==> run a <==
==> flow/design.v <==
`timescale 1ns / 1ps
module cla_slice_part(g,p,a,b);
 input a, b;
 output g;  
 output p;  
 assign g = a & b;
 assign p = a ^ b;
endmodule
module CarryPropagateGenerateUnit( g,p,a,b);
	input  [15:0] a,b;
	output [15:0] g,p;
	cla_slice_part s0(g[0],p[0],a[0],b[0]);
	cla_slice_part s1(g[1],p[1],a[1],b[1]);
	cla_slice_part s2(g[2],p[2],a[2],b[2]);
	cla_slice_part s3(g[3],p[3],a[3],b[3]);
	cla_slice_part s4(g[4],p[4],a[4],b[4]);
	cla_slice_part s5(g[5],p[5],a[5],b[5]);
	cla_slice_part s6(g[6],p[6],a[6],b[6]);
	cla_slice_part s7(g[7],p[7],a[7],b[7]);
	cla_slice_part s8(g[8],p[8],a[8],b[8]);
	cla_slice_part s9(g[9],p[9],a[9],b[9]);
	cla_slice_part s10(g[10],p[10],a[10],b[10]);
	cla_slice_part s11(g[11],p[11],a[11],b[11]);
	cla_slice_part s12(g[12],p[12],a[12],b[12]);
	cla_slice_part s13(g[13],p[13],a[13],b[13]);
	cla_slice_part s14(g[14],p[14],a[14],b[14]);
	cla_slice_part s15(g[15],p[15],a[15],b[15]);
endmodule
module SixteenBitSummationUnit(sum,p,carry,cin);
  input [14:0] carry;
  input cin;
  input [15:0] p;
  output [15:0] sum;
  assign sum[0] = p[0] ^ cin;
  assign sum[1] = p[1] ^ carry[0];
  assign sum[2] = p[2] ^ carry[1];
  assign sum[3] = p[3] ^ carry[2];
  assign sum[4] = p[4] ^ carry[3];
  assign sum[5] = p[5] ^ carry[4];
  assign sum[6] = p[6] ^ carry[5];
  assign sum[7] = p[7] ^ carry[6];
  assign sum[8] = p[8] ^ carry[7];
  assign sum[9] = p[9] ^ carry[8];
  assign sum[10] = p[10] ^ carry[9];
  assign sum[11] = p[11] ^ carry[10];
  assign sum[12] = p[12] ^ carry[11];
  assign sum[13] = p[13] ^ carry[12];
  assign sum[14] = p[14] ^ carry[13];
  assign sum[15] = p[15] ^ carry[14];
endmodule
module four_bit_block_cla(P,G,carry,p,g,cin);
	input [3:0] p,g;
	input cin;
	output [2:0] carry;
	output P,G;
	assign	carry[0] = 	g[0] |
											cin & p[0];
	assign	carry[1] =  g[1] |
											g[0] & p[1] |
											cin  &  p[0] & p[1];
	assign	carry[2] =  g[2] |
											g[1] & p[2] |
											g[0] & p [1] & p[2] |
											cin  & p[0] & p[1] & p[2];
	assign	P = p[0] & p[1] & p[2] & p[3];
	assign	G = g[3] | 
							g[2] & p[3] |
							g[1] & p[2] & p[3] |
							g[0] & p[1] & p[2] & p[3];
endmodule
module cla_16_two_level(sum,cout,a,b,cin);
	input [15:0] a, b;
	input cin;
	output [15:0] sum;
	output  cout;
	wire [15:0]   g, p,carry;  
	wire [3:0]  G,P;
	assign carry[3]  = G[0] | cin & P[0];
	assign carry[7]  = G[1] | G[0] & P[1] | cin & P[0] & P[1]; 
	assign carry[11] = G[2] |
										 G[1] & P[2] |
										 G[0] & P[1] & P[2] | 
										 cin  & P[0] & P[1] & P[2];
	assign cout = G[3] |
								G[2] & P[3] |
								G[1] & P[2] & P[3] |
								G[0] & P[1] & P[2] & P[3] |
								cin   & P[0] & P[1] & P[2] & P[3];
	CarryPropagateGenerateUnit   CPGU( g,p,a,b);
	four_bit_block_cla FBBC0(P[0],G[0],carry[2:0],p[3:0],g[3:0],cin);     
	four_bit_block_cla FBBC1(P[1],G[1],carry[6:4],p[7:4],g[7:4],carry[3]);   
	four_bit_block_cla FBBC2(P[2],G[2],carry[10:8],p[11:8],g[11:8],carry[7]);
	four_bit_block_cla FBBC3(P[3],G[3],carry[14:12],p[15:12],g[15:12],carry[11]); 
	SixteenBitSummationUnit TTBSU(sum,p,carry[14:0],cin);
endmodule
`timescale 1ns / 1ps
module xnew2(
	output reg [15:0] x,
	input [15:0] x0,
	input [15:0] y,
	input cin,
	input reset,
	input stop,
	input clk
	);
	wire [15:0] sum,a,b;
	wire cout;	 
	cla_16_two_level alu(sum,cout,a,b,cin);
	assign a=x;
	assign b=cin?(~y):y;
	always @(posedge clk)
	begin
		if(reset)
		begin
			x<=x0;
		end
		else
		begin
			if(!stop)
			begin
				x<=sum;
			end
			else
			begin
				x<=x;
			end
		end
	end
endmodule
`timescale 1ns / 1ps
module ynew2(
	output reg [15:0] y,
	input [15:0] y0,
	input [15:0] x,
	input cin,
	input reset,
	input stop,
	input clk
	);
	wire [15:0] sum,a,b;
	wire cout;	 
	cla_16_two_level alu(sum,cout,a,b,cin);
	assign a=y;
	assign b=cin?(~x):x;
	always @(posedge clk)
	begin
		if(reset)
		begin
			y<=y0;
		end
		else
		begin
			if(!stop)
			begin
				y<=sum;
			end
			else
			begin
				y<=y;
			end
		end	
	end
endmodule
`timescale 1ns / 1ps
module znew2(
	output reg [15:0] z,
	output zsign,
	input [15:0] z0,
	input [15:0] zrom,
	input cin,
	input reset,
	input stop,
	input clk
	);
	wire [15:0] sum,a,b;
	wire cout;	 
	cla_16_two_level alu(sum,cout,a,b,cin);
	assign a=z;
	assign b=cin?(~zrom):zrom;
	always @(posedge clk)
	begin
		if(reset)
		begin
			z<=z0;
		end
		else
		begin
			if(!stop)
				z<=sum;
			else
				z<=z;
		end	
	end
	assign zsign=z[15];
endmodule
`timescale 1ns / 1ps
module datapathnew2(
	output [15:0] x,
	output [15:0] y,
	input [15:0] z0,
	input [3:0] i,
	input reset,
	input stop,
	input clk
	); 
	parameter xinit=16'b0010_0110_1101_1101;	 
	parameter yinit=16'b0;
	reg [15:0] zrom_q;
	wire [15:0] xval,yval,zval;
	wire [15:0] x0,y0;
	wire [15:0] z;
	wire zsign;
	always @(*)
	begin
		case(i)
			4'd0: zrom_q=16'b0011_0010_0100_0011;
			4'd1: zrom_q=16'b0001_1101_1010_1100;
			4'd2: zrom_q=16'b0000_1111_1010_1101;
			4'd3: zrom_q=16'b0000_0111_1111_0101;
			4'd4: zrom_q=16'b0000_0011_1111_1110;
			4'd5: zrom_q=16'b0000_0001_1111_1111;
			4'd6: zrom_q=16'b0000_0000_1111_1111;
			4'd7: zrom_q=16'b0000_0000_0111_1111;
			4'd8: zrom_q=16'b0000_0000_0011_1111;
			4'd9: zrom_q=16'b0000_0000_0001_1111;
			4'd10: zrom_q=16'b0000_0000_0000_1111;
			4'd11: zrom_q=16'b0000_0000_0000_0111;
			4'd12: zrom_q=16'b0000_0000_0000_0011;
			4'd13: zrom_q=16'b0000_0000_0000_0001;
			4'd14: zrom_q=16'b0;
			4'd15: zrom_q=16'b0;
			default: zrom_q=16'b0;
		endcase
	end
	xnew2 xmod(x,x0,yval,xcin,reset,stop,clk);
	ynew2 ymod(y,y0,xval,ycin,reset,stop,clk);
	znew2 zmod(z,zsign,z0,zval,zcin,reset,stop,clk);
	assign x0=xinit;
	assign y0=yinit;
	assign xval=$signed(x)>>>i;
	assign yval=$signed(y)>>>i;
	assign zval=zrom_q;
	assign xcin=zsign?1'b0:1'b1;
	assign ycin=zsign?1'b1:1'b0;
	assign zcin=zsign?1'b0:1'b1;
endmodule
`timescale 1ns / 1ps
module cordic_sincos(
	input clk,
	input rst,
	input start,
	input [15:0] z0,
	output ready,
	output reg done,
	output [15:0] x,
	output [15:0] y
	);
	reg busy;
	reg [3:0] cnt;
	wire load;
	assign ready = ~busy;
	assign load = rst | (start & ~busy);
	always @(posedge clk)
	begin
		if(rst)
		begin
			busy <= 1'b0;
			cnt <= 4'd0;
			done <= 1'b0;
		end
		else
		begin
			done <= 1'b0;
			if(!busy)
			begin
				cnt <= 4'd0;
				if(start)
					busy <= 1'b1;
			end
			else
			begin
				cnt <= cnt + 4'd1;
				if(cnt == 4'd15)
				begin
					busy <= 1'b0;
					done <= 1'b1;
				end
			end
		end
	end
	datapathnew2 dp(x,y,z0,cnt,load,~busy,clk);
endmodule
==> flow/run.sh <==
#!/bin/bash
# the make line also repeats each setting of config.mk as NAME=value (left out here)
make -C /OpenROAD-flow-scripts/flow DESIGN_CONFIG=/design/flow/config.mk WORK_HOME=/design/flow/orfs CLKGATE_MAP_FILE= finish
==> flow/config.mk <==
export PLATFORM = sky130hd
export DESIGN_NAME = cordic_sincos
export DESIGN_NICKNAME = cordic_sincos
export VERILOG_FILES = /design/flow/design.v
export SDC_FILE = /design/flow/constraint.sdc
export NUM_CORES = 4
export LEC_CHECK = 0
export ABC_AREA = 1
export CAP_MARGIN = 35
export CELL_PAD_IN_SITES_GLOBAL_PLACEMENT = 0
export CORE_ASPECT_RATIO = 0.84
export CORE_MARGIN = 2
export CORE_UTILIZATION = 16
export CTS_CLUSTER_DIAMETER = 217
export CTS_CLUSTER_SIZE = 13
export GPL_TIMING_DRIVEN = 1
export MAX_ROUTING_LAYER = met4
export MIN_ROUTING_LAYER = met1
export PLACE_DENSITY_LB_ADDON = 0.19
export SETUP_SLACK_MARGIN = 0.45
export SLEW_MARGIN = 20
export TNS_END_PERCENT = 95
==> flow/constraint.sdc <==
create_clock -name core_clock -period 3.16 [get_ports {clk}]
set_input_delay 0.6320 -clock core_clock [delete_from_list [all_inputs] [get_ports {clk}]]
set_output_delay 0.6320 -clock core_clock [all_outputs]
set_load 0.01 [all_outputs]
==> run b (differences from run a) <==
==> flow/config.mk (replaced) <==
export PLATFORM = sky130hd
export DESIGN_NAME = cordic_sincos
export DESIGN_NICKNAME = cordic_sincos
export VERILOG_FILES = /design/flow/design.v
export SDC_FILE = /design/flow/constraint.sdc
export NUM_CORES = 4
export LEC_CHECK = 0
export ABC_AREA = 1
export CAP_MARGIN = 20
export CORE_MARGIN = 2
export CORE_UTILIZATION = 65
export CTS_CLUSTER_SIZE = 72
export SLEW_MARGIN = 20
==> flow/constraint.sdc (replaced) <==
create_clock -name core_clock -period 3.44 [get_ports {clk}]
set_input_delay 0.6880 -clock core_clock [delete_from_list [all_inputs] [get_ports {clk}]]
set_output_delay 0.6880 -clock core_clock [all_outputs]
set_load 0.01 [all_outputs]
==> run c (differences from run a) <==
==> flow/config.mk (replaced) <==
export PLATFORM = sky130hd
export DESIGN_NAME = cordic_sincos
export DESIGN_NICKNAME = cordic_sincos
export VERILOG_FILES = /design/flow/design.v
export SDC_FILE = /design/flow/constraint.sdc
export NUM_CORES = 4
export LEC_CHECK = 0
export CAP_MARGIN = 20
export CORE_MARGIN = 2
export CORE_UTILIZATION = 11
export SLEW_MARGIN = 20
==> flow/constraint.sdc (replaced) <==
create_clock -name core_clock -period 7.7 [get_ports {clk}]
set_input_delay 1.5400 -clock core_clock [delete_from_list [all_inputs] [get_ports {clk}]]
set_output_delay 1.5400 -clock core_clock [all_outputs]
set_load 0.01 [all_outputs]
==> results <==
| quantity | run c | run b | run a |
|---|---|---|---|
| Status | complete, no violations | complete, no violations | finished with violations |
| Reasons for failing layout checks | - | - | negative setup slack |
| Buffers, non-clock | 61 | 85 | 236 |
| Proportion of cell area spent on the clock network | 3.81% | 2.81% | 3.08% |
| Clock Buffer Count | 11 | 9 | 10 |
| Clock latency reported for the late side of the worst-skew pair | 0.34 ns | 0.37 ns | 0.36 ns |
| Overall die area | 59200 µm² | 10800 µm² | 42200 µm² |
| Reg-to-reg startpoint | cnt[2] | cnt[0] | cnt[0] |
| Via count of the first global-routing pass | 4884 | 5797 | 6131 |
| Sequential portion of the cell area | 19.7% | 20.7% | 15.6% |
| Detailed-route wire length | 18.4 mm | 17.4 mm | 23.3 mm |
| Seq share, synth | 24.2% | 23.4% | 23.4% |
| Period utilization | 69.6% | 96.0% | 108% |
| Share of synthesized cell area in and, or, nand and nor gates | 11.1% | 25.5% | 25.5% |
| XOR Share, Synth | 10.7% | 7.40% | 7.40% |
| Final tally of setup violations | 0 | 0 | 21 |
| Half-perimeter wire length after detailed placement | 14.1 mm | 12.6 mm | 17.6 mm |
| Post-synthesis mux area share | 14.2% | 0.655% | 0.655% |
| Comb pwr share | 60.3% | 61.6% | 67.2% |
| Peak VDD IR | 0.136 mV | 0.417 mV | 0.275 mV |
| Power in sequential cells | 588 µW | 1.15 mW | 1.22 mW |
| Met1 wire length | 8.38 mm | 8.01 mm | 12.6 mm |
| Worst-path maximum fanout | 22 | 7 | 8 |
| Count of tool warnings | 38 | 41 | 41 |
| Post-route core utilization | 13.7% | 76.0% | 24.5% |
| Reg-to-reg setup timing slack | 2.34 ns | 0.14 ns | -0.26 ns |
| Flop pwr share | 23.1% | 23.5% | 17.4% |
Power is estimated from default activity; no workload was simulated.
